## build 12
## upsample_csc
module upsample_csc (
    input  logic        clk,
    input  logic        resetn,
    input  logic        start,
    output logic        done,
    input  logic [15:0] sram_read_data,
    output logic [15:0] sram_write_data,
    output logic [17:0] sram_address,
    output logic        sram_we_n
);
Size in the first run: about 340 flip-flops, about 55 I/O pins, about 48,000 µm² of cells after synthesis.
Settings: LEC_CHECK=0, ABC_AREA=1, CAP_MARGIN=5, CELL_PAD_IN_SITES_DETAIL_PLACEMENT=0, CELL_PAD_IN_SITES_GLOBAL_PLACEMENT=0, CORE_MARGIN=2, CORE_UTILIZATION=72, CTS_CLUSTER_DIAMETER=55, MIN_ROUTING_LAYER=met1, PLACE_DENSITY_LB_ADDON=0.2, SETUP_SLACK_MARGIN=0.93, SLEW_MARGIN=0; clock period 9.06 ns.
run.sh (not shown) runs the stock make flow with config.mk's settings and CLKGATE_MAP_FILE=.
Status: build 12 FAILED at global routing (5_1_grt) (tool error)
Input changes introduced in build 40 (baseline for comparison: build 12):
# build 12
export LEC_CHECK = 0
export ABC_AREA = 1
export CAP_MARGIN = 5
export CELL_PAD_IN_SITES_DETAIL_PLACEMENT = 0
export CELL_PAD_IN_SITES_GLOBAL_PLACEMENT = 0
export CORE_MARGIN = 2
export CORE_UTILIZATION = 72
export CTS_CLUSTER_DIAMETER = 55
export MIN_ROUTING_LAYER = met1
export PLACE_DENSITY_LB_ADDON = 0.2
export SETUP_SLACK_MARGIN = 0.93
export SLEW_MARGIN = 0
create_clock -name core_clock -period 9.06 [get_ports {clk}]
# build 40
export LEC_CHECK = 0
export ABC_AREA = 1
export CAP_MARGIN = 5
export CELL_PAD_IN_SITES_DETAIL_PLACEMENT = 0
export CELL_PAD_IN_SITES_GLOBAL_PLACEMENT = 0
export CORE_MARGIN = 7
export CORE_UTILIZATION = 46
export CTS_CLUSTER_DIAMETER = 55
export MIN_ROUTING_LAYER = met1
export PLACE_DENSITY = 0.64
export SETUP_SLACK_MARGIN = 2.06
export SLEW_MARGIN = 0
create_clock -name core_clock -period 13.2 [get_ports {clk}]
- Build 40: PASS, flow complete, no timing, DRC or antenna violations
- As far as synthesized area per cell goes, build 40 and build 12 are indistinguishable; the numbers are identical.
- Re share of synthesized cell area in and, or, nand and nor gates: no difference whatsoever between build 12 and build 40.
- From build 12 to build 40, post-synthesis cell area did not move at all.
- In build 40, the core box area came out 56% above the value in build 12.
- Compared with build 12, build 40 shows a detailed placement HPWL that is about 6% lower.
- Diff build 12 -> build 40: proportion of synthesized chip area in sequential cells held; count of cells resized by post-cts repair shrank by 189.
- Height of the die, build 12 and build 40, higher one = build 40.
- Comparing build 12 and build 40, total CTS buffers is higher on build 40.
- Build 40 vs build 12, die area went up by about 65%.
Edits applied to the flow inputs when going from build 40 to build 97:
# build 40
export LEC_CHECK = 0
export ABC_AREA = 1
export CAP_MARGIN = 5
export CELL_PAD_IN_SITES_DETAIL_PLACEMENT = 0
export CELL_PAD_IN_SITES_GLOBAL_PLACEMENT = 0
export CORE_MARGIN = 7
export CORE_UTILIZATION = 46
export CTS_CLUSTER_DIAMETER = 55
export MIN_ROUTING_LAYER = met1
export PLACE_DENSITY = 0.64
export SETUP_SLACK_MARGIN = 2.06
export SLEW_MARGIN = 0
create_clock -name core_clock -period 13.2 [get_ports {clk}]
# build 97
export LEC_CHECK = 0
export ABC_AREA = 1
export CAP_MARGIN = 5
export CELL_PAD_IN_SITES_DETAIL_PLACEMENT = 0
export CELL_PAD_IN_SITES_GLOBAL_PLACEMENT = 2
export CORE_MARGIN = 7
export CORE_UTILIZATION = 18
export CTS_CLUSTER_DIAMETER = 55
export GPL_ROUTABILITY_DRIVEN = 0
export MAX_ROUTING_LAYER = met4
export MIN_ROUTING_LAYER = met1
export PLACE_DENSITY = 0.64
export SETUP_SLACK_MARGIN = 2.06
export SLEW_MARGIN = 30
create_clock -name core_clock -period 13.2 [get_ports {clk}]
Results
- The non-clock buffer share of cell area was comparable across build 97 and build 40.
- Comparing clock latency reported for the late side of the worst-skew pair for build 97 and build 40, the bigger number came from build 97.
- Changes observed in build 97 relative to build 40: total clock buffers created by CTS went up 17, global-route wire length before repair went up 30,000 µm.
- The cell count number comes out higher for build 97 vs build 40.
- Build 97 vs build 40 — fraction of area in clock buffers and inverters rose 0.92 points.
- Going from build 40 to build 97, the count of clock-net buffers in the final layout was found to have gone up by 40%.
- Compared with build 40, build 97 supports a lower clock frequency.


== build 62 ==
upsample_csc again, from the RTL that the note above started with.
Settings: LEC_CHECK=0, CAP_MARGIN=20, CORE_MARGIN=2, CORE_UTILIZATION=44, PLACE_DENSITY=0.6, SLEW_MARGIN=20; clock period 10.7 ns.
#### Input delta (build 50 over build 62)
Settings: changing CORE_UTILIZATION from 44 to 67; changing the clock period (ns, I/O delays scaled along) from 10.7 to 11.1.
Results
Delta (build 50 minus build 62): post-layout instance count excluding filler cells now sits lower; global-route usage over all layers climbed 11 points; final standard cell utilization of the core increased 24 points; flop-to-flop setup slack held steady; average vias per placed instance up about 10%. Taking build 62 as the reference, in build 50 met2 track demand over resource moved up, worst hold margin level, cell area reported after detailed placement moved down.
Relative to build 50, the following input files were edited for build 87:
Settings: a change of CORE_UTILIZATION from 67 to 64; an added ABC_AREA of 1; a change of the clock period (ns, I/O delays scaled along) from 11.1 to 12.7.
Results
- Between build 50 and build 87, the flow reports placed standard-cell area decreasing slightly.
- Compared with build 50, build 87 shows design area lower by about 1.4%.
- Taking build 87 as 1.0, build 50 lands at 0.882 on number of stages on the worst setup path.
- Going from build 50 to build 87, the latest clock arrival within the worst-skew pair was found to have gone down by 0.02 ns.
- Flip-flop and latch share of the layout cell area, build 50 and build 87, higher one = build 87.
- Worst reg2reg path depth (build 87 over build 50): increase, 6
- From build 50 to build 87 the numbers moved as follows: routed wire length moved up; core utilization at floorplan moved down.
The inputs of build 90 differ from those of build 87 as listed below.
Settings: a change of CORE_UTILIZATION from 64 to 32; a deleted ABC_AREA that had been 1.
--- outcome ---
In the reports for build 87 and build 90, the larger post-place setup slack belongs to build 87. Build 87 vs build 90, slowest cell on the critical path: sky130_fd_sc_hd__fa_1 vs sky130_fd_sc_hd__or4b_2. Relative to build 87, via count of the first global-routing pass has decreased by 1810 in build 90. Build 90 has completed all stages; timing, DRC and antenna checks passed. Build 90 vs build 87 on post-layout period usage of the worst path: build 90 is the higher one. Going from build 87 to build 90, area growth from synthesis to final layout climbed 2.5 points, yosys cell count -12%, area enclosed by the die boundary up 0.074 mm². Going from build 87 to build 90, number of non-clock buffers in the layout picked up an extra 22%, number of cells traversed by the worst register-to-register path has decreased, wire length ~0 delta.
Modified inputs, build 33 compared to build 90
Settings: CORE_UTILIZATION changed from 32 to 14; the clock period (ns, I/O delays scaled along) changed from 12.7 to 11.1.
Notes after the runs:
- Met3 track demand over resource delta for build 33 relative to build 90: 1.3 points lower
- Register area: build 90 vs build 33, no meaningful difference
- Detailed-route wire length per cell, build 90 and build 33: higher on build 90
- Compared with build 90, global-route wire length before repair in build 33 increased by a few percent.
- Max global-route usage across build 90 and build 33: build 90
- Between build 90 and build 33, the flow reports non-clock buffer count increasing by more than 100%.
- Final worst hold slack (higher): build 90
--- input diff build 33..build 84 ---
Settings: putting SETUP_SLACK_MARGIN at 1.45 where nothing was set; swapping 14 for 58 in CORE_UTILIZATION; swapping 11.1 for 11.0 in the clock period (ns, I/O delays scaled along).
Results
Placed instance count in build 84 vs build 33: down 3557. Number of nets in the finished design essentially unchanged between build 84 and build 33. Summary of the comparison: utilization of the core after routing is higher in build 84, relative to build 33.


wip/ember:
upsample_csc again, from the RTL that the note above started with.
Settings: LEC_CHECK=0, ABC_AREA=1, CAP_MARGIN=5, CELL_PAD_IN_SITES_DETAIL_PLACEMENT=0, CELL_PAD_IN_SITES_GLOBAL_PLACEMENT=0, CORE_MARGIN=2, CORE_UTILIZATION=70, CTS_CLUSTER_DIAMETER=55, CTS_CLUSTER_SIZE=35, HOLD_SLACK_MARGIN=-0.09, MIN_ROUTING_LAYER=met1, PLACE_DENSITY=0.64, SETUP_SLACK_MARGIN=1.92, SLEW_MARGIN=0; clock period 8.79 ns.
wip/ember: it failed during 5_1_grt, and the tool reported GRT-0232.
Input changes introduced in wip/garnet (baseline for comparison: wip/ember):
- a change of CORE_MARGIN from 2 to 7
- a deleted CTS_CLUSTER_SIZE that had been 35
- a deleted PLACE_DENSITY that had been 0.64
- an added PLACE_DENSITY_LB_ADDON of 0.2
- a deleted HOLD_SLACK_MARGIN that had been -0.09
- a change of SLEW_MARGIN from 0 to 40
- a change of SETUP_SLACK_MARGIN from 1.92 to -0.68
- a change of CORE_UTILIZATION from 70 to 72
- a change of the clock period (ns, I/O delays scaled along) from 8.79 to 9.06
Notes after the runs:
- Changes observed in wip/garnet relative to wip/ember: synthesized-area fraction occupied by xor and xnor cells stayed essentially flat, post-detailed-placement half-perimeter wirelength rose by about 4.4%, post-placement worst setup slack fell by 0.54 ns, routability congestion estimate rose by about 6%, number of H-tree levels stayed essentially flat.
- Status wip/garnet: flow complete, layout not clean - negative setup slack
- What ended wip/ember was a tool error in 5_1_grt; the run never finished.
- ~same share of synthesized area occupied by flip-flops and latches in wip/garnet and wip/ember
- wip/garnet — die size 4.9% higher, wip/ember as reference
The inputs of wip/amber differ from those of wip/garnet as listed below.
- swapping 72 for 64 in CORE_UTILIZATION
- putting MAX_ROUTING_LAYER at met4 where nothing was set
- swapping 7 for 2 in CORE_MARGIN
- swapping 40 for 0 in SLEW_MARGIN
- swapping -0.68 for 2.06 in SETUP_SLACK_MARGIN
[summary]
wip/amber vs wip/garnet: post-cts resize count up by more than 100%. wip/amber against wip/garnet; core area is up by more than 10%. Re post-synthesis cell area: no difference whatsoever between wip/garnet and wip/amber. Diff wip/garnet -> wip/amber | post-placement cell count | increase of 0.75%. Changes observed in wip/amber relative to wip/garnet: synthesized cell count saw little to no change, final weighted congestion of routability-driven global placement saw a decrease, die outline width saw an increase. The placement-stage worst setup slack number comes out higher for wip/amber vs wip/garnet. Although wip/garnet finished all stages, its layout failed final checks on negative setup slack. wip/amber terminated abnormally: 5_1_grt reported ODB-0269. Per the comparison of wip/amber with wip/garnet, cell area after placement increased 1.0%; die size higher; placement row count has increased.
